==> design/flow/run.sh <==
#!/bin/bash
# the make line also repeats each setting of config.mk as NAME=value (left out here)
make -C /OpenROAD-flow-scripts/flow DESIGN_CONFIG=/design/flow/config.mk WORK_HOME=/design/flow/orfs CLKGATE_MAP_FILE= finish
==> design/flow/config.mk <==
export PLATFORM = sky130hd
export DESIGN_NAME = mult_top
export DESIGN_NICKNAME = mult_top
export VERILOG_FILES = /design/flow/design.v
export SDC_FILE = /design/flow/constraint.sdc
export NUM_CORES = 4
export LEC_CHECK = 0
export CAP_MARGIN = 20
export CORE_MARGIN = 2
export CORE_UTILIZATION = 70
export CTS_CLUSTER_SIZE = 33
export MAX_ROUTING_LAYER = met4
export SLEW_MARGIN = 20
==> design/flow/constraint.sdc <==
create_clock -name core_clock -period 10.5 [get_ports {clk}]
set_input_delay 2.1000 -clock core_clock [delete_from_list [all_inputs] [get_ports {clk}]]
set_output_delay 2.1000 -clock core_clock [all_outputs]
set_load 0.01 [all_outputs]
==> design/flow/design.v <==
`timescale 1ns/100ps
module mult(
	input 			clk,				
	input 			rst_n,				
	input 			pipe_flush,				
	input 	[63:0] 	a,				
	input 	[63:0] 	b,				
	output 	[63:0] 	result				
);
	wire [63:0] result_tmp;
	reg [63:0] pipe_reg_0;
	reg [63:0] pipe_reg_1;
	assign result_tmp = a*b;
	assign result = pipe_reg_1;
	always@(posedge clk or negedge rst_n) begin
		if(~rst_n) begin
			pipe_reg_0 <= 0;
			pipe_reg_1 <= 0;
		end
		else if(pipe_flush) begin
			pipe_reg_0 <= 0;
			pipe_reg_1 <= 0;
		end
		else begin
			pipe_reg_0 <= result_tmp;
			pipe_reg_1 <= pipe_reg_0;
		end
	end
endmodule  
`timescale 1ns/100ps
module mult_top(
	input 							clk, 
	input							rst_n,
	input							pipe_flush,
	input 			[32-1:0] 	mcand,
	input 			[32-1:0] 	mplier,
	input 			[4:0]	 		func,
	output logic 	[32-1:0] 	result
);
	localparam [4:0] ALU_ADD    = 5'h00;
	localparam [4:0] ALU_MUL    = 5'h0a;
	localparam [4:0] ALU_MULH   = 5'h0b;
	localparam [4:0] ALU_MULHSU = 5'h0c;
	localparam [4:0] ALU_MULHU  = 5'h0d;
	logic [32-1:0] mcand_in, mplier_in;
    logic signed [32-1:0] signed_mcand_in, signed_mplier_in;
    logic [2*32-1:0] product_out;
	logic signed [2*32-1:0] signed_product_out;
	logic [4:0] func_d0;
	logic [4:0] func_d1;
	assign mcand_in = mcand;
    assign mplier_in = mplier;
    assign signed_mcand_in = mcand;
    assign signed_mplier_in = mplier;
	always@(posedge clk or negedge rst_n) begin 
		if(~rst_n)begin 
			func_d0 <= ALU_ADD;
			func_d1 <= ALU_ADD;
		end
		else if(pipe_flush)begin
			func_d0 <= ALU_ADD;
			func_d1 <= ALU_ADD;
		end
		else begin
			func_d0 <= func;
			func_d1 <= func_d0;
		end
	end
    always_comb begin
        case(func_d1)
            ALU_MUL:	begin
            	result = signed_product_out[32-1:0];
            end    
            ALU_MULH:	begin
            	result = signed_product_out[2*32-1:32];
            end   
            ALU_MULHSU:	begin
            	result = product_out[2*32-1:32];
            end
            ALU_MULHU:	begin
            	result = product_out[2*32-1:32];
            end  
            default:	begin
            	result = 32'hfacebeec;   
            end    
        endcase
    end
	mult u_mult_signed(
		.clk(clk),
		.rst_n(rst_n),
		.pipe_flush(pipe_flush),
		.a({{32{signed_mcand_in[31]}},signed_mcand_in}),
		.b({{32{signed_mplier_in[31]}},signed_mplier_in}),
		.result(signed_product_out)
	);
	mult u_mult_unsigned(
		.clk(clk),
		.rst_n(rst_n),
		.pipe_flush(pipe_flush),
		.a({{32{mcand_in[31] & (func == ALU_MULHSU)}},mcand_in}),
		.b({32'b0,mplier_in}),
		.result(product_out)
	);
endmodule
==> results of run 1 <==
==> routing by layer <==
metal | GRT usage [%] | up-vias
met2 | 66.91 | 2088
met1 | 50.50 | 26760
met5 | - | -
li1 | - | 21910
met3 | 5.225 | 569
met4 | 18.71 | 0
==> final cells by class <==
cell class | count | area [µm²] | share of cell area (%)
Multi-Input combinational cell | 4716 | 60160 | 73.88
Antenna cell | 6 | 15.01 | 0.01844
Inverter | 2400 | 9009 | 11.06
Clock inverter | 8 | 97.59 | 0.1199
Clock buffer | 28 | 601.8 | 0.7391
Tap cell | 1403 | 1755 | 2.156
Sequential cell | 202 | 5055 | 6.208
Timing Repair Buffer | 493 | 4736 | 5.816
==> metrics by stage <==
| stage | hold WS (ns) | worst slack (ns) | util, % | instance area (µm²) |
|---|---|---|---|---|
| after global placement | 0.4421 | -0.1251 | 75.61 | 80710 |
| after global routing | 0.4769 | 0.02388 | 76.27 | 81420 |
| after CTS | 0.4604 | 0.3341 | 76.26 | 81410 |
| after floorplan | 0.4385 | 0.2680 | - | 75220 |
| final | 0.4568 | 0.2860 | 76.28 | 81430 |
| after detailed placement | 0.4479 | -0.1476 | 75.61 | 80710 |
==> impl_metrics.json, run 1 <==
{
  "cpPeakStageDelay_ns": 0.56,
  "numPortBuffers": 103,
  "cpLargestDelayFamily": "adder cells",
  "routed_wirelength_mm": 203.9,
  "fp_nets": 10190,
  "cp-end-kind": "flop",
  "yosys_warnings": 2,
  "grt_max_degree": 135,
  "reg2reg_to": "u_mult_signed.pipe_reg_1[31]",
  "ys_sh_adder_pct": 63.70,
  "nets": 10440,
  "post-place-cells": 9214,
  "cts_sinks": 202,
  "fp_util_pct": 70.46,
  "fill_cells": 7426,
  "place.gp.congestion": 1.021,
  "synth.lib_cells_used.distinct": 76,
  "cpMostUsedCell": "fa_1",
  "ys_ff": 202,
  "edf_count": 0,
  "drcViolationCount": 0,
  "hold_depth": 1,
  "grt_pass1_vias": 58340,
  "slew_violations": 0,
  "grt_pass1_wl_mm": 326.0,
  "worstPathRequired_ns": 10.85,
  "numCtsBuffers": 20,
  "hold_path_startpoint": "u_mult_signed.pipe_reg_0[3]",
  "critPathLaunchType": "primary input",
  "ys_sh_aoi_pct": 3.689,
  "maxCapViolCount": 0,
  "topCellsByArea": "fa_1 57%, inv_1 12%, dfrtp_1 6.7%, ha_1 6.3%, and2_1 3.9%",
  "cts.path.max_buffers": 3,
  "met2WireLength_mm": 102.6,
  "clk_pin_slew_ns": 0.06,
  "num_rows": 120,
  "ff_type": "dfrtp_1",
  "route.met3.wl_mm": 14.41,
  "cts_resized": 0,
  "cp_num_buf_inv": 11,
  "rsz0062_at_grt": "no",
  "ys_chip_area_um2": 75220,
  "htree_levels": 1,
  "wl_per_cell_um": 22.03,
  "fin_crit_sh_pct": 97.28,
  "drt-initial-drc-count": 3563,
  "chipWidth_um": 331.8,
  "crit_fanout": 17,
  "arrival_ns": 10.56,
  "worst-slew-pin-transition_ns": 1.020,
  "die_area_um2": 110100,
  "dp_hpwl_mm": 182.5,
  "cts_tree": "built",
  "worstSetupStartpoint": "mplier[14]",
  "xor_share_pct": 1.537,
  "ff2ff_setup_slack_ns": 9.50,
  "hold_viol": 0,
  "openroad.warnings": 40,
  "path_depth": 31,
  "yosys_cells": 7586,
  "skew_ns": 0.01073,
  "yosysTopAreaCellShare_pct": 57.30,
  "syn_inst": 7586,
  "slew_headroom_pct": 32.03,
  "top_cell": "inv_1",
  "whs_endpoint": "u_mult_signed.pipe_reg_1[3]",
  "antenna_found_initial": 2,
  "crit_end": "u_mult_unsigned.pipe_reg_0[45]",
  "reg2reg_from": "u_mult_signed.pipe_reg_0[31]",
  "path_class": "in2reg",
  "async_flop_share_pct": 100.0,
  "simple_gate_share_pct": 10.49,
  "mux_area_share_pct": 0.5306,
  "worstSkewPairLatency_ns": 0.50,
  "final_antenna_net_count": 0,
  "topCombFamilyByArea": "adder cells",
  "status": "no timing/DRC/antenna violations",
  "overflow": 0,
  "ctsHoldBuffers": 0,
  "avgViaCountPerCell": 5.545,
  "fin_cells": 9256,
  "fin_crit_ns": 10.21,
  "ys_seq_share_pct": 6.720,
  "min_path_type": "reg2reg",
  "area_growth_pct": 8.257,
  "fin_setup_tns_ns": 0,
  "syn-cell-area_um2": 75220,
  "synth_area_per_cell_um2": 9.915,
  "top_cells_by_count": "2399 x inv_1, 2153 x fa_1, 695 x nand2_1",
  "io_pins": 104,
  "reg2regPathDepth": 1,
  "grt.total_usage_pct": 40.52,
  "routed-via-count": 51330,
  "setup-violations-final": 0,
  "top_area_cell": "fa_1",
  "cp_slowest_cell": "fa_1",
  "max_freq_mhz": 97.90,
  "firstDrtPassIters": 6,
  "core_area_um2": 106800,
  "drt-met1-wl_mm": 74.64,
  "root_buffer": "clkbuf_16",
  "route.top_layer_used": "met4",
  "postCtsSetupRepairBufs": 0,
  "fp.dieH_um": 331.8
}
==> run 2, diff against run 1 <==
- CORE_UTILIZATION: 70 -> 72
- CTS_CLUSTER_SIZE: 33 -> 42
- PLACE_DENSITY_LB_ADDON: unset -> 0.01
- SETUP_SLACK_MARGIN: unset -> 2.59
- clock period: 10.5 -> 8.74 ns (I/O delays scaled with it)
==> impl_metrics.json, run 2 <==
{
  "htree_levels": 1,
  "post-place-cells": 10030,
  "grt.total_usage_pct": 67.44,
  "topCombFamilyByArea": "adder cells",
  "top_cells_by_count": "2399 x inv_1, 2153 x fa_1, 695 x nand2_1",
  "topCellsByArea": "fa_1 57%, inv_1 12%, dfrtp_1 6.7%, ha_1 6.3%, and2_1 3.9%",
  "root_buffer": "clkbuf_16",
  "mux_area_share_pct": 0.5306,
  "yosys_cells": 7586,
  "xor_share_pct": 1.537,
  "status": "stopped before the end",
  "overflow": 57,
  "async_flop_share_pct": 100.0,
  "io_pins": 104,
  "top_area_cell": "fa_1",
  "dp_hpwl_mm": 200.1,
  "chipWidth_um": 327.2,
  "die_area_um2": 107100,
  "fp_util_pct": 72.57,
  "simple_gate_share_pct": 10.49,
  "yosys_warnings": 2,
  "fp.dieH_um": 327.2,
  "ys_sh_aoi_pct": 3.689,
  "ys_ff": 202,
  "syn-cell-area_um2": 75220,
  "synth_area_per_cell_um2": 9.915,
  "ys_sh_adder_pct": 63.70,
  "core_area_um2": 103600,
  "ff_type": "dfrtp_1",
  "ctsHoldBuffers": 0,
  "ys_seq_share_pct": 6.720,
  "pre_cts_ws_ns": -1.429,
  "toolErrorMsg": "[ERROR GRT-0116] Global routing finished with congestion. Check the congestion regions in the DRC Viewer.",
  "numPortBuffers": 103,
  "top_cell": "inv_1",
  "cts.path.max_buffers": 3,
  "num_rows": 118,
  "fp_nets": 10190,
  "syn_inst": 7586,
  "yosysTopAreaCellShare_pct": 57.30,
  "synth.lib_cells_used.distinct": 76,
  "edf_count": 0,
  "cts_sinks": 202,
  "numCtsBuffers": 19,
  "lastStage": "5_1_grt",
  "place.gp.congestion": 1.013,
  "ys_chip_area_um2": 75220
}
run 2: stage by stage:
stage	TNS [ns]	cell area (µm²)
4_1_cts	-5.574	94950
3_5_place_dp	-59.62	88280
3_3_place_gp	-51.84	88280
2_1_floorplan	-2.660	76700
run 2: repair_timing:
item / 4_1_cts
cloned: 36
endpoints found under the setup margin: 88
resized: 1050
pin swaps: 562
buffers inserted: 258
run 2: routing by layer:
metal | global-route usage (%) | overflow
met1 | 69.08 | 0
met2 | 87.16 | 32
met3 | 44.14 | 0
met4 | 59.36 | 25
met5 | - | -
==> run 3, diff against run 2 <==
- CTS_CLUSTER_SIZE: 42 -> 47
- SETUP_SLACK_MARGIN: 2.59 -> 2.87
- clock period: 8.74 -> 9.83 ns (I/O delays scaled with it)
==> impl_metrics.json, run 3 <==
{
  "status": "stopped before the end",
  "lastStage": "5_1_grt",
  "toolErrorMsg": "[ERROR GRT-0116] Global routing finished with congestion. Check the congestion regions in the DRC Viewer.",
  "post_dp_cell_area_um2": 85040,
  "core_area_um2": 103600,
  "cts_sinks": 202,
  "xor_share_pct": 1.537,
  "numCtsBuffers": 19,
  "overflow": 2,
  "mux_area_share_pct": 0.5306,
  "post-place-cells": 9601,
  "fp_nets": 10190,
  "htree_levels": 1,
  "grt.total_usage_pct": 64.21,
  "num_rows": 118,
  "top_area_cell": "fa_1",
  "chipWidth_um": 327.2,
  "cts.path.max_buffers": 3,
  "ctsHoldBuffers": 0,
  "yosys_warnings": 2,
  "top_cells_by_count": "2399 x inv_1, 2153 x fa_1, 695 x nand2_1",
  "syn_inst": 7586,
  "numPortBuffers": 103,
  "root_buffer": "clkbuf_16",
  "place.gp.congestion": 1.017,
  "yosys_cells": 7586,
  "fp_util_pct": 72.57,
  "dp_hpwl_mm": 189.3,
  "io_pins": 104,
  "fp.dieH_um": 327.2,
  "edf_count": 0,
  "simple_gate_share_pct": 10.49,
  "ys_ff": 202,
  "topCellsByArea": "fa_1 57%, inv_1 12%, dfrtp_1 6.7%, ha_1 6.3%, and2_1 3.9%",
  "topCombFamilyByArea": "adder cells",
  "synth.lib_cells_used.distinct": 76,
  "die_area_um2": 107100,
  "yosysTopAreaCellShare_pct": 57.30,
  "async_flop_share_pct": 100.0,
  "ys_seq_share_pct": 6.720,
  "ys_sh_aoi_pct": 3.689,
  "ff_type": "dfrtp_1",
  "top_cell": "inv_1",
  "ys_chip_area_um2": 75220,
  "syn-cell-area_um2": 75220,
  "synth_area_per_cell_um2": 9.915,
  "ys_sh_adder_pct": 63.70
}
==> run 3: stage by stage <==
step	setup WS, ns	util [%]
3_5_place_dp	-0.3656	82.05
3_3_place_gp	-0.2331	82.05
4_1_cts	0.5107	88.96
2_1_floorplan	0.4253	-
==> run 3: what timing repair did <==
action / CTS
resized: 1057
setup endpoints to repair: 87
setup buffers: 295
pin swaps: 460
gates cloned: 44
==> run 3: routing by layer <==
metal  GRT overflow  GRT usage [%]
met2              1          84.41
met3              0          41.17
met5              -              -
met4              1          53.17
met1              0          66.53
==> run 4, diff against run 3 <==
- CORE_UTILIZATION: 72 -> 32
- CTS_CLUSTER_SIZE: 47 -> unset
- MAX_ROUTING_LAYER: met4 -> unset
- PLACE_DENSITY_LB_ADDON: 0.01 -> unset
- SETUP_SLACK_MARGIN: 2.87 -> unset
- clock period: 9.83 -> 13.5 ns (I/O delays scaled with it)
==> impl_metrics.json, run 4 <==
{
  "drt-met1-wl_mm": 85.74,
  "drcViolationCount": 0,
  "crit_fanout": 23,
  "fp.dieH_um": 488.8,
  "chipWidth_um": 488.8,
  "simple_gate_share_pct": 10.49,
  "overflow": 0,
  "wl_per_cell_um": 18.98,
  "worstSetupStartpoint": "mcand[26]",
  "io_pins": 104,
  "clk_pin_slew_ns": 0.06,
  "hold_path_startpoint": "u_mult_unsigned.pipe_reg_0[59]",
  "syn_inst": 7586,
  "path_depth": 26,
  "reg2reg_to": "u_mult_signed.pipe_reg_1[17]",
  "root_buffer": "clkbuf_16",
  "topCombFamilyByArea": "adder cells",
  "ys_seq_share_pct": 6.720,
  "ys_sh_aoi_pct": 3.689,
  "num_rows": 177,
  "mi_logic_area_um2": 60160,
  "ff_type": "dfrtp_1",
  "cp_num_buf_inv": 6,
  "ys_sh_adder_pct": 63.70,
  "route.top_layer_used": "met4",
  "top_area_cell": "fa_1",
  "numPortBuffers": 103,
  "route.met3.wl_mm": 8.676,
  "met2WireLength_mm": 103.3,
  "worstSkewPairLatency_ns": 0.53,
  "whs_endpoint": "u_mult_unsigned.pipe_reg_1[59]",
  "hold_viol": 0,
  "path_class": "in2reg",
  "hold_depth": 1,
  "top_cell": "inv_1",
  "yosys_cells": 7586,
  "cts_sinks": 202,
  "worstPathRequired_ns": 13.90,
  "fp_nets": 10190,
  "firstDrtPassIters": 8,
  "slew_violations": 0,
  "xor_share_pct": 1.537,
  "rsz0062_at_grt": "no",
  "yosysTopAreaCellShare_pct": 57.30,
  "cts_resized": 0,
  "max_freq_mhz": 82.32,
  "avgViaCountPerCell": 4.582,
  "critPathLaunchType": "primary input",
  "grt_max_degree": 122,
  "cpLargestDelayFamily": "adder cells",
  "cts.path.max_buffers": 3,
  "ys_chip_area_um2": 75220,
  "htree_levels": 1,
  "fin_setup_tns_ns": 0,
  "setup-violations-final": 0,
  "reg2regPathDepth": 1,
  "drt-initial-drc-count": 2905,
  "numCtsBuffers": 19,
  "fp_util_pct": 32.25,
  "syn-cell-area_um2": 75220,
  "topCellsByArea": "fa_1 57%, inv_1 12%, dfrtp_1 6.7%, ha_1 6.3%, and2_1 3.9%",
  "final_antenna_net_count": 0,
  "cpMostUsedCell": "fa_1",
  "status": "no timing/DRC/antenna violations",
  "edf_count": 0,
  "worst-slew-pin-transition_ns": 1.157,
  "cts_tree": "built",
  "ys_ff": 202,
  "synth.lib_cells_used.distinct": 76,
  "slew_headroom_pct": 22.63,
  "die_area_um2": 239000,
  "cpPeakStageDelay_ns": 1.12,
  "async_flop_share_pct": 100.0,
  "synth_area_per_cell_um2": 9.915,
  "postCtsSetupRepairBufs": 0,
  "openroad.warnings": 32,
  "area_growth_pct": 7.095,
  "arrival_ns": 12.55,
  "fill_cells": 23670,
  "antenna_found_initial": 15,
  "grt.total_usage_pct": 17.68,
  "ff2ff_setup_slack_ns": 12.61,
  "ff_latch_area_um2": 5056,
  "yosys_warnings": 2,
  "cp-end-kind": "flop",
  "routed_wirelength_mm": 202.8,
  "grt_pass1_wl_mm": 326.2,
  "dp_hpwl_mm": 182.8,
  "core_area_um2": 233200,
  "skew_ns": 0.01159,
  "nets": 10140,
  "cp_slowest_cell": "clkdlybuf4s50_1",
  "place.gp.congestion": 0.9124,
  "crit_end": "u_mult_unsigned.pipe_reg_0[58]",
  "top_cells_by_count": "2399 x inv_1, 2153 x fa_1, 695 x nand2_1",
  "maxCapViolCount": 0,
  "grt_pass1_vias": 56880,
  "reg2reg_from": "u_mult_signed.pipe_reg_0[17]",
  "fin_crit_sh_pct": 89.98,
  "ctsHoldBuffers": 0,
  "mux_area_share_pct": 0.5306,
  "fin_crit_ns": 12.15,
  "min_path_type": "reg2reg",
  "routed-via-count": 48960
}
==> run 4: layout make-up <==
class | count | area share (%)
clock inverters | 10 | 0.1569
flip-flops and latches | 202 | 6.277
well taps | 3132 | 4.865
repair buffers | 200 | 2.184
clock buffers | 24 | 0.6384
inverters | 2400 | 11.18
multi-input cells | 4716 | 74.69
diodes | 3 | 0.009319
==> run 4: per-stage QoR <==
step / utilization (%) / hold WS [ns] / setup WS, ns / cell area (µm²) / cells
6_report: 34.54 / 0.4547 / 1.353 / 80550 / 10690
5_1_grt: 34.54 / 0.4779 / 1.073 / 80550 / 10690
4_1_cts: 34.54 / 0.4587 / 1.343 / 80560 / 10680
3_3_place_gp: 34.26 / 0.4433 / 0.6330 / 79890 / 10650
3_5_place_dp: 34.27 / 0.4463 / 0.8164 / 79920 / 10650
2_1_floorplan: - / 0.4385 / 2.668 / 75220 / 7586
==> run 4: routing by layer <==
layer / track usage, % / vias up
li1: - / 21350
met1: 23.50 / 26240
met2: 31.34 / 1126
met3: 1.540 / 255
met4: 3.679 / 0
met5: 0 / -
==> run 5, diff against run 4 <==
- CORE_UTILIZATION: 32 -> 40
- SETUP_SLACK_MARGIN: unset -> 2.2
- clock period: 13.5 -> 12.2 ns (I/O delays scaled with it)
==> impl_metrics.json, run 5 <==
{
  "worstPathRequired_ns": 12.57,
  "routed-via-count": 49820,
  "hold_path_startpoint": "u_mult_unsigned.pipe_reg_0[52]",
  "synth_area_per_cell_um2": 9.915,
  "hold_slack_ns": 0.4578,
  "io_pins": 104,
  "path_class": "in2reg",
  "numPortBuffers": 103,
  "cpMostUsedCell": "fa_1",
  "fp_nets": 10190,
  "maxCapViolCount": 0,
  "worst-slew-pin-transition_ns": 1.025,
  "yosysTopAreaCellShare_pct": 57.30,
  "crit_fanout": 5,
  "fin_crit_sh_pct": 81.50,
  "wl_per_cell_um": 21.11,
  "numCtsBuffers": 23,
  "drcViolationCount": 0,
  "cts.path.max_buffers": 3,
  "reg2regPathDepth": 1,
  "routed_wirelength_mm": 214.7,
  "simple_gate_share_pct": 10.49,
  "reg2reg_to": "u_mult_signed.pipe_reg_1[22]",
  "top_cells_by_count": "2399 x inv_1, 2153 x fa_1, 695 x nand2_1",
  "cp_num_buf_inv": 9,
  "skew_ns": 0.01494,
  "root_buffer": "clkbuf_16",
  "yosys_warnings": 2,
  "ys_chip_area_um2": 75220,
  "firstDrtPassIters": 6,
  "rsz0062_at_grt": "yes",
  "die_area_um2": 191500,
  "antenna_found_initial": 12,
  "mux_area_share_pct": 0.5306,
  "hold_viol": 0,
  "syn-cell-area_um2": 75220,
  "ys_ff": 202,
  "final_antenna_net_count": 0,
  "topCellsByArea": "fa_1 57%, inv_1 12%, dfrtp_1 6.7%, ha_1 6.3%, and2_1 3.9%",
  "cts_tree": "built",
  "critPathLaunchType": "primary input",
  "fp.dieH_um": 437.6,
  "crit_end": "u_mult_unsigned.pipe_reg_0[61]",
  "nets": 10260,
  "setup-violations-final": 0,
  "topCombFamilyByArea": "adder cells",
  "avgViaCountPerCell": 4.898,
  "openroad.warnings": 31,
  "top_area_cell": "fa_1",
  "worstSkewPairLatency_ns": 0.51,
  "max_freq_mhz": 100.6,
  "hold_depth": 1,
  "clk_pin_slew_ns": 0.06,
  "cts_sinks": 202,
  "ff_type": "dfrtp_1",
  "top_cell": "inv_1",
  "chipWidth_um": 437.6,
  "syn_inst": 7586,
  "drt-initial-drc-count": 2994,
  "num_rows": 159,
  "edf_count": 0,
  "area_growth_pct": 9.944,
  "core_area_um2": 187400,
  "place.gp.congestion": 0.9189,
  "overflow": 0,
  "arrival_ns": 10.32,
  "slew_violations": 0,
  "fp_util_pct": 40.14,
  "ff2ff_setup_slack_ns": 11.46,
  "dp_hpwl_mm": 181.2,
  "ys_seq_share_pct": 6.720,
  "status": "no timing/DRC/antenna violations",
  "cpLargestDelayFamily": "adder cells",
  "xor_share_pct": 1.537,
  "path_depth": 30,
  "fill_cells": 18000,
  "ys_sh_aoi_pct": 3.689,
  "reg2reg_from": "u_mult_signed.pipe_reg_0[22]",
  "grt_max_degree": 86,
  "whs_endpoint": "u_mult_unsigned.pipe_reg_1[52]",
  "worstSetupStartpoint": "func[0]",
  "grt.total_usage_pct": 22.92,
  "cpPeakStageDelay_ns": 0.65,
  "ys_sh_adder_pct": 63.70,
  "fin_crit_ns": 9.943,
  "cp-end-kind": "flop",
  "async_flop_share_pct": 100.0,
  "grt_pass1_wl_mm": 335.1,
  "htree_levels": 1,
  "min_path_type": "reg2reg",
  "slew_headroom_pct": 31.68,
  "grt_pass1_vias": 57150,
  "yosys_cells": 7586,
  "synth.lib_cells_used.distinct": 76,
  "cp_slowest_cell": "fa_2"
}
## run 5: repair_timing
action	4_1_cts	5_1_grt
buffers inserted	40	30
pin swaps	69	65
setup endpoints to repair	62	38
gates resized	497	163
cloned	15	6
hold buffers	0	0
## run 5: cell type report
class	count	area (µm²)	share of cell area, %
Clock buffer	29	628.1	0.7595
Sequential cell	202	5056	6.114
Antenna cell	7	17.52	0.02118
Timing Repair Buffer	310	3433	4.152
Clock inverter	12	127.6	0.1543
Tap cell	2495	3122	3.775
Multi-Input combinational cell	4716	61290	74.11
Inverter	2400	9024	10.91
## run 5: routing by layer
metal	up-vias	global-route usage [%]	routed length (µm)
met4	2	6.485	7765
met5	-	0	13
met1	26570	30.03	86560
li1	21590	-	-
met2	1306	40.82	110400
met3	348	1.633	9940
## run 5: through the flow
step,area [µm²],setup TNS (ns),utilization (%),setup WS (ns),cells
after floorplan,75280,0,-,2.210,7586
after global placement,79370,-0.02401,42.35,-0.02401,10030
after detailed placement,79370,-0.05325,42.35,-0.05325,10030
after CTS,81860,0,43.68,2.195,10130
after global routing,82690,0,44.12,1.959,10170
final,82700,0,44.13,2.257,10170
==> run 6, diff against run 5 <==
- CORE_ASPECT_RATIO: unset -> 1.57
- CORE_UTILIZATION: 40 -> 72
- CTS_CLUSTER_SIZE: unset -> 81
- MAX_ROUTING_LAYER: unset -> met4
- PLACE_DENSITY_LB_ADDON: unset -> 0.01
- SETUP_SLACK_MARGIN: 2.2 -> unset
- clock period: 12.2 -> 9.13 ns (I/O delays scaled with it)
==> impl_metrics.json, run 6 <==
{
  "async_flop_share_pct": 100.0,
  "io_pins": 104,
  "chipWidth_um": 262.0,
  "ys_sh_aoi_pct": 3.689,
  "core_area_um2": 103700,
  "status": "stopped before the end",
  "toolErrorMsg": "[ERROR GRT-0116] Global routing finished with congestion. Check the congestion regions in the DRC Viewer.",
  "numPortBuffers": 103,
  "synth.lib_cells_used.distinct": 76,
  "fp_nets": 10190,
  "ys_sh_adder_pct": 63.70,
  "ys_ff": 202,
  "ys_seq_share_pct": 6.720,
  "syn_inst": 7586,
  "lastStage": "5_1_grt",
  "edf_count": 0,
  "top_cell": "inv_1",
  "top_cells_by_count": "2399 x inv_1, 2153 x fa_1, 695 x nand2_1",
  "simple_gate_share_pct": 10.49,
  "htree_levels": 1,
  "syn-cell-area_um2": 75220,
  "num_rows": 148,
  "dp_hpwl_mm": 223.4,
  "root_buffer": "clkbuf_16",
  "pre_cts_ws_ns": -1.373,
  "yosys_cells": 7586,
  "cts.path.max_buffers": 3,
  "die_area_um2": 107100,
  "ys_chip_area_um2": 75220,
  "fp.dieH_um": 409.0,
  "xor_share_pct": 1.537,
  "yosysTopAreaCellShare_pct": 57.30,
  "topCombFamilyByArea": "adder cells",
  "topCellsByArea": "fa_1 57%, inv_1 12%, dfrtp_1 6.7%, ha_1 6.3%, and2_1 3.9%",
  "fp_util_pct": 72.53,
  "ff_type": "dfrtp_1",
  "place.gp.congestion": 1.056,
  "cts_sinks": 202,
  "synth_area_per_cell_um2": 9.915,
  "yosys_warnings": 2,
  "overflow": 1785,
  "grt.total_usage_pct": 74.08,
  "top_area_cell": "fa_1",
  "numCtsBuffers": 19,
  "mux_area_share_pct": 0.5306
}
## run 6: routing by layer
layer | global-route usage, % | overflow
met5 | - | -
met4 | 74.09 | 464
met3 | 49.59 | 24
met2 | 96.38 | 1262
met1 | 69.80 | 35
## run 6: stage by stage
stage	hold slack [ns]	std cells	cell area (µm²)	util [%]	setup TNS [ns]
floorplan	0.4385	7586	75370	-	-0.4680
global placement	0.4410	10060	87770	84.64	-45.31
detailed placement	0.4474	10060	87770	84.64	-55.44
CTS	0.4592	10220	91400	88.14	-1.185
## run 6: repair_timing
action / in CTS
gates resized: 590
hold buffers: 0
pin swaps: 291
endpoints found under the hold margin: 0
endpoints found under the setup margin: 58
setup buffers: 118
cloned: 11
==> run 7, diff against run 6 <==
- CORE_ASPECT_RATIO: 1.57 -> 0.54
- CTS_CLUSTER_SIZE: 81 -> unset
- SETUP_SLACK_MARGIN: unset -> 2.57
- clock period: 9.13 -> 8.66 ns (I/O delays scaled with it)
==> impl_metrics.json, run 7 <==
{
  "status": "stopped before the end",
  "lastStage": "5_1_grt",
  "toolErrorMsg": "[ERROR GRT-0116] Global routing finished with congestion. Check the congestion regions in the DRC Viewer.",
  "core_area_um2": 104000,
  "htree_levels": 1,
  "simple_gate_share_pct": 10.49,
  "io_pins": 104,
  "synth.lib_cells_used.distinct": 76,
  "syn-cell-area_um2": 75220,
  "numPortBuffers": 103,
  "xor_share_pct": 1.537,
  "synth_area_per_cell_um2": 9.915,
  "numCtsBuffers": 20,
  "dp_hpwl_mm": 256.0,
  "num_rows": 87,
  "ys_chip_area_um2": 75220,
  "async_flop_share_pct": 100.0,
  "fp_util_pct": 72.36,
  "syn_inst": 7586,
  "top_cells_by_count": "2399 x inv_1, 2153 x fa_1, 695 x nand2_1",
  "topCombFamilyByArea": "adder cells",
  "top_cell": "inv_1",
  "place.gp.congestion": 1.193,
  "grt.total_usage_pct": 88.38,
  "ys_ff": 202,
  "chipWidth_um": 443.8,
  "ys_seq_share_pct": 6.720,
  "cts.path.max_buffers": 3,
  "fp_nets": 10190,
  "mux_area_share_pct": 0.5306,
  "die_area_um2": 107200,
  "ys_sh_adder_pct": 63.70,
  "pre_cts_ws_ns": -1.739,
  "root_buffer": "clkbuf_16",
  "cts_sinks": 202,
  "ff_type": "dfrtp_1",
  "topCellsByArea": "fa_1 57%, inv_1 12%, dfrtp_1 6.7%, ha_1 6.3%, and2_1 3.9%",
  "edf_count": 0,
  "fp.dieH_um": 241.5,
  "yosysTopAreaCellShare_pct": 57.30,
  "overflow": 998,
  "yosys_warnings": 2,
  "yosys_cells": 7586,
  "ys_sh_aoi_pct": 3.689,
  "top_area_cell": "fa_1"
}
==> run 7: what timing repair did <==
action                                  4_1_cts
gates resized                               973
gates cloned                                 19
pin swaps                                   390
hold buffers                                  0
endpoints found under the setup margin       89
setup buffers                               277
==> run 7: layer usage <==
layer / overflow / track usage, %
met1: 154 / 90.85
met2: 416 / 94.98
met3: 202 / 83.87
met4: 226 / 75.80
met5: - / -
==> run 7: per-stage QoR <==
| stage | utilization [%] | setup TNS [ns] | area, µm² | cells |
|---|---|---|---|---|
| after floorplan | - | -3.567 | 76700 | 7586 |
| after global placement | 86.61 | -70.55 | 90040 | 10190 |
| after detailed placement | 86.61 | -85.06 | 90040 | 10190 |
| after CTS | 92.99 | -16.12 | 96670 | 10520 |
==> run 8, diff against run 7 <==
- CORE_ASPECT_RATIO: 0.54 -> unset
- CTS_CLUSTER_DIAMETER: unset -> 376
- CTS_CLUSTER_SIZE: unset -> 98
- MAX_ROUTING_LAYER: met4 -> unset
- PLACE_DENSITY: unset -> 0.39
- PLACE_DENSITY_LB_ADDON: 0.01 -> unset
- SETUP_SLACK_MARGIN: 2.57 -> 0.91
- clock period: 8.66 -> 3.85 ns (I/O delays scaled with it)
==> impl_metrics.json, run 8 <==
{
  "simple_gate_share_pct": 10.49,
  "yosysTopAreaCellShare_pct": 57.30,
  "topCellsByArea": "fa_1 57%, inv_1 12%, dfrtp_1 6.7%, ha_1 6.3%, and2_1 3.9%",
  "root_buffer": "clkbuf_16",
  "die_area_um2": 107100,
  "async_flop_share_pct": 100.0,
  "fp.dieH_um": 327.2,
  "numPortBuffers": 103,
  "fp_nets": 10190,
  "htree_levels": 1,
  "fp_util_pct": 72.57,
  "topCombFamilyByArea": "adder cells",
  "chipWidth_um": 327.2,
  "top_cells_by_count": "2399 x inv_1, 2153 x fa_1, 695 x nand2_1",
  "lastStage": "5_1_grt",
  "syn_inst": 7586,
  "edf_count": 0,
  "toolErrorMsg": "[ERROR GRT-0232] Routing congestion too high. Check the congestion heatmap in the GUI.",
  "dp_hpwl_mm": 204.2,
  "grt.total_usage_pct": 76.05,
  "mux_area_share_pct": 0.5306,
  "overflow": 126,
  "yosys_cells": 7586,
  "numCtsBuffers": 6,
  "ys_ff": 202,
  "synth_area_per_cell_um2": 9.915,
  "ys_seq_share_pct": 6.720,
  "cts_sinks": 202,
  "ctsHoldBuffers": 0,
  "status": "stopped before the end",
  "ys_sh_adder_pct": 63.70,
  "place.gp.congestion": 1.036,
  "synth.lib_cells_used.distinct": 76,
  "top_area_cell": "fa_1",
  "post_dp_cell_area_um2": 89000,
  "syn-cell-area_um2": 75220,
  "yosys_warnings": 2,
  "io_pins": 104,
  "num_rows": 118,
  "ys_sh_aoi_pct": 3.689,
  "ff_type": "dfrtp_1",
  "top_cell": "inv_1",
  "cts.path.max_buffers": 3,
  "ys_chip_area_um2": 75220,
  "xor_share_pct": 1.537,
  "core_area_um2": 103600
}
run 8: what timing repair did:
item                                    4_1_cts
resized                                     912
buffers inserted                            225
cloned                                       12
pin swaps                                   380
endpoints found under the setup margin      125
run 8: per-layer routing:
layer	GRT usage, %	GRT overflow
met4	76.95	74
met3	59.99	3
met1	74.32	1
met5	34.21	0
met2	93.99	48
run 8: metrics by stage:
step / hold WS (ns) / instances / setup slack (ns) / utilization [%]
detailed placement: 0.4472 / 10070 / -5.248 / 85.87
floorplan: 0.4385 / 7586 / -4.359 / -
global placement: 0.4399 / 10070 / -5.115 / 85.87
CTS: 0.2479 / 10310 / -4.105 / 90.49
==> run 9, diff against run 8 <==
- ABC_AREA: unset -> 1
- CAP_MARGIN: 20 -> 30
- CELL_PAD_IN_SITES_DETAIL_PLACEMENT: unset -> 1
- CELL_PAD_IN_SITES_GLOBAL_PLACEMENT: unset -> 1
- CORE_MARGIN: 2 -> 6
- CORE_UTILIZATION: 72 -> 42
- CTS_CLUSTER_DIAMETER: 376 -> 260
- CTS_CLUSTER_SIZE: 98 -> unset
- GPL_ROUTABILITY_DRIVEN: unset -> 0
- GPL_TIMING_DRIVEN: unset -> 1
- PLACE_DENSITY: 0.39 -> unset
- PLACE_DENSITY_LB_ADDON: unset -> 0.25
- SETUP_SLACK_MARGIN: 0.91 -> 2.29
- TNS_END_PERCENT: unset -> 50
- clock period: 3.85 -> 18.0 ns (I/O delays scaled with it)
==> impl_metrics.json, run 9 <==
{
  "grt_pass1_wl_mm": 411.1,
  "met2WireLength_mm": 131.8,
  "fp_util_pct": 42.32,
  "cts_sinks": 202,
  "mux_area_share_pct": 0,
  "edf_count": 0,
  "cp_num_buf_inv": 10,
  "path_class": "in2reg",
  "worst-slew-pin-transition_ns": 1.108,
  "maxCapViolCount": 0,
  "cp_slowest_cell": "fa_1",
  "ff2ff_setup_slack_ns": 17.15,
  "chipWidth_um": 444.3,
  "hold_slack_ns": 0.4572,
  "slew_violations": 0,
  "root_buffer": "clkbuf_16",
  "arrival_ns": 12.89,
  "drcViolationCount": 0,
  "hold_depth": 2,
  "topCellsByArea": "fa_1 55%, inv_1 15%, nand2_1 8.2%, dfrtp_1 6.4%, ha_1 6.1%",
  "cts.path.max_buffers": 3,
  "ctsHoldBuffers": 0,
  "async_flop_share_pct": 100.0,
  "reg2regPathDepth": 2,
  "rsz0062_at_grt": "no",
  "core_area_um2": 185400,
  "simple_gate_share_pct": 12.48,
  "die_area_um2": 197400,
  "htree_levels": 1,
  "critPathLaunchType": "primary input",
  "route.top_layer_used": "met4",
  "skew_ns": 0.02484,
  "cts_resized": 0,
  "post_dp_cell_area_um2": 81910,
  "yosys_warnings": 2,
  "topCombFamilyByArea": "adder cells",
  "hold_viol": 0,
  "firstDrtPassIters": 5,
  "status": "no timing/DRC/antenna violations",
  "grt_pass1_vias": 68900,
  "fin_crit_sh_pct": 69.15,
  "clk_pin_slew_ns": 0.07,
  "overflow": 0,
  "dp_hpwl_mm": 229.6,
  "crit_end": "u_mult_unsigned.pipe_reg_0[63]",
  "whs_endpoint": "u_mult_signed.pipe_reg_1[50]",
  "worstSkewPairLatency_ns": 0.55,
  "min_path_type": "reg2reg",
  "cp-end-kind": "flop",
  "grt_max_degree": 91,
  "final_antenna_net_count": 0,
  "synth.lib_cells_used.distinct": 46,
  "yosys_cells": 9151,
  "slew_headroom_pct": 26.15,
  "syn-cell-area_um2": 78480,
  "path_depth": 32,
  "top_cells_by_count": "3121 x inv_1, 2153 x fa_1, 1722 x nand2_1",
  "ys_chip_area_um2": 78480,
  "setup-violations-final": 0,
  "ys_ff": 202,
  "num_rows": 158,
  "fin_util_pct": 44.63,
  "postCtsSetupRepairBufs": 0,
  "wl_per_cell_um": 22.42,
  "fin_setup_tns_ns": 0,
  "ys_sh_aoi_pct": 2.867,
  "route.met3.wl_mm": 8.937,
  "cpLargestDelayFamily": "adder cells",
  "nets": 11660,
  "openroad.warnings": 29,
  "top_area_cell": "fa_1",
  "cpPeakStageDelay_ns": 0.95,
  "worstSetupStartpoint": "mcand[31]",
  "xor_share_pct": 0.7366,
  "fp_nets": 11760,
  "cts_tree": "built",
  "stdcell_area_um2": 82750,
  "numCtsBuffers": 22,
  "top_cell": "inv_1",
  "ys_seq_share_pct": 6.441,
  "yosysTopAreaCellShare_pct": 54.92,
  "crit_fanout": 34,
  "grt.total_usage_pct": 27.04,
  "worstPathRequired_ns": 18.44,
  "max_freq_mhz": 80.34,
  "drt-met1-wl_mm": 108.6,
  "reg2reg_from": "u_mult_unsigned.pipe_reg_0[43]",
  "numPortBuffers": 103,
  "cpMostUsedCell": "fa_1",
  "hold_path_startpoint": "u_mult_signed.pipe_reg_0[50]",
  "routed_wirelength_mm": 259.1,
  "ys_sh_adder_pct": 60.99,
  "area_growth_pct": 5.443,
  "avgViaCountPerCell": 4.980,
  "synth_area_per_cell_um2": 8.576,
  "io_pins": 104,
  "routed-via-count": 57550,
  "reg2reg_to": "u_mult_unsigned.pipe_reg_1[43]",
  "fp.dieH_um": 444.3,
  "antenna_found_initial": 6,
  "drt-initial-drc-count": 3061,
  "syn_inst": 9151,
  "fin_crit_ns": 12.45,
  "ff_type": "dfrtp_1"
}
[run 9: area by class of cell]
| cell class | instances | area, µm² |
|---|---|---|
| well taps | 2480 | 3103 |
| clock buffers | 24 | 578.1 |
| flip-flops and latches | 202 | 5055 |
| repair buffers | 182 | 1503 |
| multi-input cells | 5507 | 60500 |
| inverters | 3143 | 11800 |
| clock inverters | 15 | 210.2 |
| diodes | 3 | 7.507 |
| fillers | 22260 | 102700 |
[run 9: metal layers]
layer | up-vias | track usage [%]
met2 | 1248 | 48.34
met5 | - | 0
met1 | 30900 | 35.78
met4 | 0 | 7.920
li1 | 25040 | -
met3 | 362 | 1.501
[run 9: stage by stage]
stage / worst slack, ns / std cells
detailed placement: 5.019 / 11510
CTS: 5.553 / 11550
global placement: 5.012 / 11510
global route: 4.983 / 11560
finish: 5.553 / 11560
floorplan: 6.809 / 9151
==> run 10, diff against run 9 <==
- ABC_AREA: 1 -> unset
- CAP_MARGIN: 30 -> 20
- CELL_PAD_IN_SITES_DETAIL_PLACEMENT: 1 -> unset
- CELL_PAD_IN_SITES_GLOBAL_PLACEMENT: 1 -> unset
- CORE_MARGIN: 6 -> 2
- CORE_UTILIZATION: 42 -> 72
- CTS_CLUSTER_DIAMETER: 260 -> unset
- CTS_CLUSTER_SIZE: unset -> 48
- GPL_ROUTABILITY_DRIVEN: 0 -> unset
- GPL_TIMING_DRIVEN: 1 -> unset
- MAX_ROUTING_LAYER: unset -> met4
- PLACE_DENSITY_LB_ADDON: 0.25 -> 0.01
- SETUP_SLACK_MARGIN: 2.29 -> 2.87
- TNS_END_PERCENT: 50 -> unset
- clock period: 18.0 -> 9.86 ns (I/O delays scaled with it)
==> impl_metrics.json, run 10 <==
{
  "post-place-cells": 9536,
  "topCellsByArea": "fa_1 57%, inv_1 12%, dfrtp_1 6.7%, ha_1 6.3%, and2_1 3.9%",
  "topCombFamilyByArea": "adder cells",
  "cts_sinks": 202,
  "syn-cell-area_um2": 75220,
  "core_area_um2": 103600,
  "status": "stopped before the end",
  "ys_sh_aoi_pct": 3.689,
  "htree_levels": 1,
  "synth_area_per_cell_um2": 9.915,
  "numCtsBuffers": 19,
  "synth.lib_cells_used.distinct": 76,
  "io_pins": 104,
  "lastStage": "5_1_grt",
  "cts.path.max_buffers": 3,
  "yosys_cells": 7586,
  "simple_gate_share_pct": 10.49,
  "chipWidth_um": 327.2,
  "fp.dieH_um": 327.2,
  "top_cells_by_count": "2399 x inv_1, 2153 x fa_1, 695 x nand2_1",
  "numPortBuffers": 103,
  "grt.total_usage_pct": 66.90,
  "pre_cts_ws_ns": -0.3733,
  "dp_hpwl_mm": 184.2,
  "ys_ff": 202,
  "fp_nets": 10190,
  "die_area_um2": 107100,
  "ys_sh_adder_pct": 63.70,
  "mux_area_share_pct": 0.5306,
  "ys_seq_share_pct": 6.720,
  "top_cell": "inv_1",
  "edf_count": 0,
  "yosys_warnings": 2,
  "xor_share_pct": 1.537,
  "ff_type": "dfrtp_1",
  "post_dp_cell_area_um2": 84470,
  "async_flop_share_pct": 100.0,
  "fp_util_pct": 72.57,
  "num_rows": 118,
  "overflow": 15,
  "syn_inst": 7586,
  "top_area_cell": "fa_1",
  "yosysTopAreaCellShare_pct": 57.30,
  "toolErrorMsg": "[ERROR GRT-0232] Routing congestion too high. Check the congestion heatmap in the GUI.",
  "ys_chip_area_um2": 75220,
  "place.gp.congestion": 0.9925,
  "root_buffer": "clkbuf_16"
}
run 10: timing repair:
action,4_1_cts
setup endpoints to repair,87
pin swaps,481
cloned,56
hold endpoints to repair,0
setup buffers,244
gates resized,1044
hold buffers,0
run 10: stage by stage:
| stage | utilization, % |
|---|---|
| 3_5_place_dp | 81.50 |
| 4_1_cts | 88.21 |
| 2_1_floorplan | - |
| 3_3_place_gp | 81.50 |
run 10: metal layers:
| layer | overflow | global-route usage, % |
|---|---|---|
| met5 | - | - |
| met4 | 5 | 57.17 |
| met3 | 0 | 45.07 |
| met2 | 10 | 84.79 |
| met1 | 0 | 69.96 |
==> run 11, diff against run 10 <==
- CTS_CLUSTER_DIAMETER: unset -> 376
- CTS_CLUSTER_SIZE: 48 -> 98
- MAX_ROUTING_LAYER: met4 -> unset
- PLACE_DENSITY: unset -> 0.39
- PLACE_DENSITY_LB_ADDON: 0.01 -> unset
- SETUP_SLACK_MARGIN: 2.87 -> -0.37
- clock period: 9.86 -> 3.86 ns (I/O delays scaled with it)
==> impl_metrics.json, run 11 <==
{
  "top_cells_by_count": "2399 x inv_1, 2153 x fa_1, 695 x nand2_1",
  "xor_share_pct": 1.537,
  "yosysTopAreaCellShare_pct": 57.30,
  "syn-cell-area_um2": 75220,
  "async_flop_share_pct": 100.0,
  "synth.lib_cells_used.distinct": 76,
  "top_area_cell": "fa_1",
  "cts_sinks": 202,
  "fp_util_pct": 72.57,
  "yosys_cells": 7586,
  "htree_levels": 1,
  "mux_area_share_pct": 0.5306,
  "numPortBuffers": 103,
  "post_dp_cell_area_um2": 89260,
  "cts.path.max_buffers": 3,
  "lastStage": "5_1_grt",
  "ys_chip_area_um2": 75220,
  "yosys_warnings": 2,
  "die_area_um2": 107100,
  "chipWidth_um": 327.2,
  "num_rows": 118,
  "core_area_um2": 103600,
  "topCombFamilyByArea": "adder cells",
  "ys_sh_adder_pct": 63.70,
  "numCtsBuffers": 6,
  "edf_count": 0,
  "fp_nets": 10190,
  "syn_inst": 7586,
  "place.gp.congestion": 1.008,
  "ctsHoldBuffers": 0,
  "fp.dieH_um": 327.2,
  "ys_sh_aoi_pct": 3.689,
  "status": "stopped before the end",
  "synth_area_per_cell_um2": 9.915,
  "dp_hpwl_mm": 204.5,
  "simple_gate_share_pct": 10.49,
  "ff_type": "dfrtp_1",
  "root_buffer": "clkbuf_16",
  "io_pins": 104,
  "top_cell": "inv_1",
  "ys_ff": 202,
  "ys_seq_share_pct": 6.720,
  "topCellsByArea": "fa_1 57%, inv_1 12%, dfrtp_1 6.7%, ha_1 6.3%, and2_1 3.9%"
}
## run 11: timing repair
item                       in CTS
gates cloned                   13
gates resized                 551
setup buffers                  88
setup endpoints to repair      91
pin swaps                     277
## run 11: through the flow
step | cells | hold slack, ns | setup WS, ns
4_1_cts | 10200 | 0.08365 | -4.688
3_3_place_gp | 10100 | 0.4408 | -5.126
3_5_place_dp | 10100 | 0.4489 | -5.242
2_1_floorplan | 7586 | 0.4385 | -4.351
==> run 12, diff against run 11 <==
- CTS_CLUSTER_DIAMETER: 376 -> unset
- CTS_CLUSTER_SIZE: 98 -> unset
- PLACE_DENSITY: 0.39 -> unset
- SETUP_SLACK_MARGIN: -0.37 -> unset
- clock period: 3.86 -> 8.28 ns (I/O delays scaled with it)
==> impl_metrics.json, run 12 <==
{
  "grt.total_usage_pct": 66.83,
  "top_cell": "inv_1",
  "synth_area_per_cell_um2": 9.915,
  "top_cells_by_count": "2399 x inv_1, 2153 x fa_1, 695 x nand2_1",
  "simple_gate_share_pct": 10.49,
  "dp_hpwl_mm": 194.1,
  "syn-cell-area_um2": 75220,
  "status": "stopped before the end",
  "numPortBuffers": 103,
  "syn_inst": 7586,
  "fp_util_pct": 72.57,
  "ys_ff": 202,
  "ys_chip_area_um2": 75220,
  "topCombFamilyByArea": "adder cells",
  "fp_nets": 10190,
  "topCellsByArea": "fa_1 57%, inv_1 12%, dfrtp_1 6.7%, ha_1 6.3%, and2_1 3.9%",
  "yosys_warnings": 2,
  "chipWidth_um": 327.2,
  "toolErrorMsg": "[ERROR GRT-0116] Global routing finished with congestion. Check the congestion regions in the DRC Viewer.",
  "overflow": 39,
  "ctsHoldBuffers": 0,
  "num_rows": 118,
  "yosys_cells": 7586,
  "fp.dieH_um": 327.2,
  "post_dp_cell_area_um2": 88280,
  "ff_type": "dfrtp_1",
  "htree_levels": 1,
  "yosysTopAreaCellShare_pct": 57.30,
  "core_area_um2": 103600,
  "synth.lib_cells_used.distinct": 76,
  "cts_sinks": 202,
  "xor_share_pct": 1.537,
  "edf_count": 0,
  "lastStage": "5_1_grt",
  "cts.path.max_buffers": 3,
  "ys_sh_adder_pct": 63.70,
  "numCtsBuffers": 19,
  "place.gp.congestion": 0.9832,
  "ys_seq_share_pct": 6.720,
  "die_area_um2": 107100,
  "io_pins": 104,
  "ys_sh_aoi_pct": 3.689,
  "mux_area_share_pct": 0.5306,
  "root_buffer": "clkbuf_16",
  "top_area_cell": "fa_1",
  "async_flop_share_pct": 100.0
}
## run 12: through the flow
stage / cells / worst slack [ns]
floorplan: 7586 / -0.8148
global placement: 10090 / -1.614
detailed placement: 10090 / -1.762
CTS: 10370 / -0.6992
## run 12: timing repair
action | 4_1_cts
setup endpoints to repair | 73
setup buffers | 217
gates cloned | 40
pin swaps | 398
gates resized | 833
## run 12: layer usage
layer | overflow | track usage (%)
met1 | 2 | 69.50
met2 | 12 | 86.45
met3 | 2 | 47.06
met4 | 23 | 59.39
met5 | 0 | 28.57
==> run 13, diff against run 12 <==
- ABC_AREA: unset -> 1
- CELL_PAD_IN_SITES_DETAIL_PLACEMENT: unset -> 0
- CORE_MARGIN: 2 -> 8
- CORE_UTILIZATION: 72 -> 62
- GPL_ROUTABILITY_DRIVEN: unset -> 1
- GPL_TIMING_DRIVEN: unset -> 0
- PLACE_DENSITY_LB_ADDON: unset -> 0.05
- TNS_END_PERCENT: unset -> 100
- clock period: 8.28 -> 16.7 ns (I/O delays scaled with it)
==> impl_metrics.json, run 13 <==
{
  "grt_pass1_vias": 67340,
  "cpPeakStageDelay_ns": 1.26,
  "drcViolationCount": 0,
  "syn_inst": 9151,
  "cts_resized": 0,
  "worst-slew-pin-transition_ns": 1.366,
  "fill_cells": 10570,
  "reg2reg_from": "u_mult_unsigned.pipe_reg_0[57]",
  "maxCapViolCount": 0,
  "postLayoutSetupSlackWorst_ns": 2.853,
  "syn-cell-area_um2": 78480,
  "num_rows": 130,
  "dp_hpwl_mm": 278.3,
  "core_area_um2": 125600,
  "slew_violations": 0,
  "hold_depth": 2,
  "synth_area_per_cell_um2": 8.576,
  "ys_chip_area_um2": 78480,
  "overflow": 0,
  "edf_count": 0,
  "routed-via-count": 63180,
  "chipWidth_um": 371.8,
  "ys_sh_adder_pct": 60.99,
  "critPathLaunchType": "primary input",
  "skew_ns": 0.01430,
  "numPortBuffers": 39,
  "fin_setup_tns_ns": 0,
  "slew_headroom_pct": 8.951,
  "clk_pin_slew_ns": 0.07,
  "whs_endpoint": "u_mult_unsigned.pipe_reg_1[44]",
  "fp.dieH_um": 371.8,
  "mi_logic_area_um2": 60490,
  "arrival_ns": 14.19,
  "mux_area_share_pct": 0,
  "ys_seq_share_pct": 6.441,
  "cpMostUsedCell": "fa_1",
  "area_growth_pct": 4.485,
  "worstSkewPairLatency_ns": 0.48,
  "fin_cells": 10910,
  "path_class": "in2reg",
  "path_depth": 27,
  "synth.lib_cells_used.distinct": 46,
  "yosys_cells": 9151,
  "ctsHoldBuffers": 0,
  "final_antenna_net_count": 0,
  "antenna_found_initial": 29,
  "fin_crit_ns": 13.85,
  "cts.path.max_buffers": 3,
  "simple_gate_share_pct": 12.48,
  "cp_slowest_cell": "fa_1",
  "io_pins": 104,
  "crit_end": "u_mult_unsigned.pipe_reg_0[52]",
  "rsz0062_at_grt": "no",
  "async_flop_share_pct": 100.0,
  "setup-violations-final": 0,
  "grt.total_usage_pct": 47.84,
  "top_area_cell": "fa_1",
  "ys_sh_aoi_pct": 2.867,
  "post-place-cells": 10850,
  "root_buffer": "clkbuf_16",
  "grt_pass1_wl_mm": 462.3,
  "drt-initial-drc-count": 7746,
  "worstSetupStartpoint": "func[2]",
  "topCombFamilyByArea": "adder cells",
  "avgViaCountPerCell": 5.790,
  "yosys_warnings": 2,
  "routed_wirelength_mm": 323.1,
  "fp_util_pct": 62.50,
  "top_cells_by_count": "3121 x inv_1, 2153 x fa_1, 1722 x nand2_1",
  "numCtsBuffers": 17,
  "max_freq_mhz": 72.22,
  "fin_crit_sh_pct": 82.92,
  "htree_levels": 1,
  "openroad.warnings": 29,
  "grt_max_degree": 84,
  "wl_per_cell_um": 29.61,
  "reg2regPathDepth": 2,
  "fp_nets": 11760,
  "cp_num_buf_inv": 6,
  "yosysTopAreaCellShare_pct": 54.92,
  "cpLargestDelayFamily": "adder cells",
  "hold_viol": 0,
  "crit_fanout": 11,
  "top_cell": "inv_1",
  "pre_cts_ws_ns": 2.606,
  "ys_ff": 202,
  "ff_type": "dfrtp_1",
  "firstDrtPassIters": 9,
  "ff2ff_setup_slack_ns": 15.96,
  "ff_latch_area_um2": 5055,
  "cts_tree": "built",
  "worstPathRequired_ns": 17.04,
  "die_area_um2": 138200,
  "min_path_type": "reg2reg",
  "status": "no timing/DRC/antenna violations",
  "nets": 11830,
  "postCtsSetupRepairBufs": 0,
  "topCellsByArea": "fa_1 55%, inv_1 15%, nand2_1 8.2%, dfrtp_1 6.4%, ha_1 6.1%",
  "cts_sinks": 202,
  "xor_share_pct": 0.7366,
  "cp-end-kind": "flop",
  "reg2reg_to": "u_mult_unsigned.pipe_reg_1[57]",
  "place.gp.congestion": 1.105,
  "hold_path_startpoint": "u_mult_unsigned.pipe_reg_0[44]"
}
[run 13: area by class of cell]
class | instances | share of cell area [%]
clock inverters | 5 | 0.07019
plain buffers | 299 | 1.547
inverters | 3143 | 14.39
diodes | 24 | 0.07324
well taps | 1650 | 2.518
clock buffers | 24 | 0.5997
repair buffers | 58 | 0.8713
flip-flops and latches | 202 | 6.165
multi-input cells | 5507 | 73.77
[run 13: per-stage QoR]
stage	cell area, µm²	hold slack (ns)	util [%]
CTS	81860	0.4591	65.19
global placement	80930	0.4403	64.45
global route	81940	0.4748	65.25
finish	82000	0.4612	65.30
floorplan	78480	0.4340	-
detailed placement	81310	0.4435	64.75
[run 13: metal layers]
metal	GRT usage (%)	vias to the layer above	share of wire (%)
met5	0.4270	-	0.10
met4	32.44	27	9.3
met3	19.85	1197	15
met2	66.68	4968	40
met1	60.89	31580	35
li1	-	25400	-
==> run 14, diff against run 13 <==
- ABC_AREA: 1 -> unset
- CELL_PAD_IN_SITES_DETAIL_PLACEMENT: 0 -> unset
- CORE_MARGIN: 8 -> 2
- CORE_UTILIZATION: 62 -> 56
- CTS_CLUSTER_SIZE: unset -> 57
- GPL_ROUTABILITY_DRIVEN: 1 -> unset
- GPL_TIMING_DRIVEN: 0 -> unset
- PLACE_DENSITY_LB_ADDON: 0.05 -> unset
- SETUP_SLACK_MARGIN: unset -> 2.69
- TNS_END_PERCENT: 100 -> unset
- clock period: 16.7 -> 9.24 ns (I/O delays scaled with it)
==> impl_metrics.json, run 14 <==
{
  "place.gp.congestion": 0.9265,
  "fin_cells": 10600,
  "cp_num_buf_inv": 12,
  "crit_fanout": 4,
  "routed_wirelength_mm": 234.0,
  "dp_hpwl_mm": 193.9,
  "fp_nets": 10190,
  "grt_pass1_wl_mm": 362.6,
  "reg2reg_from": "u_mult_signed.pipe_reg_0[27]",
  "simple_gate_share_pct": 10.49,
  "arrival_ns": 9.63,
  "reg2regPathDepth": 1,
  "grt_max_degree": 128,
  "ys_chip_area_um2": 75220,
  "htree_levels": 1,
  "worstPathRequired_ns": 9.58,
  "path_class": "in2reg",
  "cts_sinks": 202,
  "drcViolationCount": 0,
  "ff2ff_setup_slack_ns": 8.43,
  "rsz0062_at_grt": "yes",
  "topCombFamilyByArea": "adder cells",
  "post-place-cells": 10350,
  "ys_ff": 202,
  "hold_slack_ns": 0.4611,
  "yosys_warnings": 2,
  "area_growth_pct": 25.30,
  "path_depth": 31,
  "worst-slew-pin-transition_ns": 0.9781,
  "fin_crit_sh_pct": 100.6,
  "clk_pin_slew_ns": 0.06,
  "yosysTopAreaCellShare_pct": 57.30,
  "reg2reg_to": "u_mult_signed.pipe_reg_1[27]",
  "numPortBuffers": 103,
  "antenna_found_initial": 6,
  "syn_inst": 7586,
  "core_area_um2": 133500,
  "fill_cells": 10310,
  "cpPeakStageDelay_ns": 0.61,
  "ys_sh_adder_pct": 63.70,
  "crit_end": "u_mult_unsigned.pipe_reg_0[61]",
  "so_faults": "setup timing",
  "slew_headroom_pct": 34.80,
  "fin_crit_ns": 9.293,
  "overflow": 0,
  "drt-initial-drc-count": 3402,
  "synth.lib_cells_used.distinct": 76,
  "hold_depth": 1,
  "mux_area_share_pct": 0.5306,
  "worstSkewPairLatency_ns": 0.49,
  "routed-via-count": 54580,
  "max_freq_mhz": 107.6,
  "chipWidth_um": 370.5,
  "ys_seq_share_pct": 6.720,
  "grt_pass1_vias": 62200,
  "skew_ns": 0.01065,
  "whs_endpoint": "u_mult_unsigned.pipe_reg_1[1]",
  "edf_count": 0,
  "async_flop_share_pct": 100.0,
  "slew_violations": 0,
  "min_path_type": "reg2reg",
  "final_antenna_net_count": 0,
  "avgViaCountPerCell": 5.151,
  "fp_util_pct": 56.36,
  "hold_viol": 0,
  "setup-violations-final": 1,
  "cts_tree": "built",
  "maxCapViolCount": 0,
  "cp-end-kind": "flop",
  "fin_util_pct": 70.62,
  "top_area_cell": "fa_1",
  "grt.total_usage_pct": 35.50,
  "syn-cell-area_um2": 75220,
  "ctsHoldBuffers": 0,
  "openroad.warnings": 36,
  "synth_area_per_cell_um2": 9.915,
  "top_cell": "inv_1",
  "cp_slowest_cell": "fa_2",
  "hold_path_startpoint": "u_mult_unsigned.pipe_reg_0[1]",
  "root_buffer": "clkbuf_16",
  "ff_type": "dfrtp_1",
  "critPathLaunchType": "primary input",
  "numCtsBuffers": 19,
  "nets": 11420,
  "postLayoutSetupSlackWorst_ns": -0.05304,
  "yosys_cells": 7586,
  "num_rows": 134,
  "firstDrtPassIters": 5,
  "top_cells_by_count": "2399 x inv_1, 2153 x fa_1, 695 x nand2_1",
  "xor_share_pct": 1.537,
  "topCellsByArea": "fa_1 57%, inv_1 12%, dfrtp_1 6.7%, ha_1 6.3%, and2_1 3.9%",
  "worstSetupStartpoint": "mplier[14]",
  "fp.dieH_um": 370.5,
  "wl_per_cell_um": 22.09,
  "die_area_um2": 137300,
  "status": "finished with violations",
  "cts.path.max_buffers": 3,
  "ys_sh_aoi_pct": 3.689,
  "cpLargestDelayFamily": "adder cells",
  "io_pins": 104
}
-- run 14: what timing repair did --
item / 4_1_cts / 5_1_grt
setup buffers: 117 / 63
pin swaps: 236 / 326
gates resized: 456 / 570
cloned: 31 / 6
setup endpoints to repair: 88 / 88
endpoints found under the hold margin: 0 / 0
-- run 14: metal layers --
layer	track usage (%)	part of all wire, %	up-vias
li1	-	-	23910
met1	46.88	39	28610
met2	60.69	50	1579
met3	3.922	5.7	483
met4	13.60	5.3	2
met5	0	0.0056	-
-- run 14: layout make-up --
class | instances | area, µm² | share of cell area [%]
timing repair buffer | 1477 | 14050 | 14.91
multi-input combinational | 4716 | 63240 | 67.10
inverter | 2400 | 9025 | 9.575
clock inverter | 7 | 138.9 | 0.1474
sequential | 202 | 5056 | 5.365
tap | 1768 | 2212 | 2.347
clock buffer | 24 | 514.2 | 0.5456
antenna | 3 | 7.507 | 0.007965
-- run 14: per-stage QoR --
step / area [µm²] / TNS (ns) / setup slack, ns
2_1_floorplan: 76700 / -0.08388 / -0.04666
3_3_place_gp: 88330 / -27.47 / -0.8553
3_5_place_dp: 88330 / -30.34 / -0.9392
4_1_cts: 91840 / 0 / 0.01030
5_1_grt: 94250 / -0.8401 / -0.1901
6_report: 94250 / -0.05304 / -0.05304
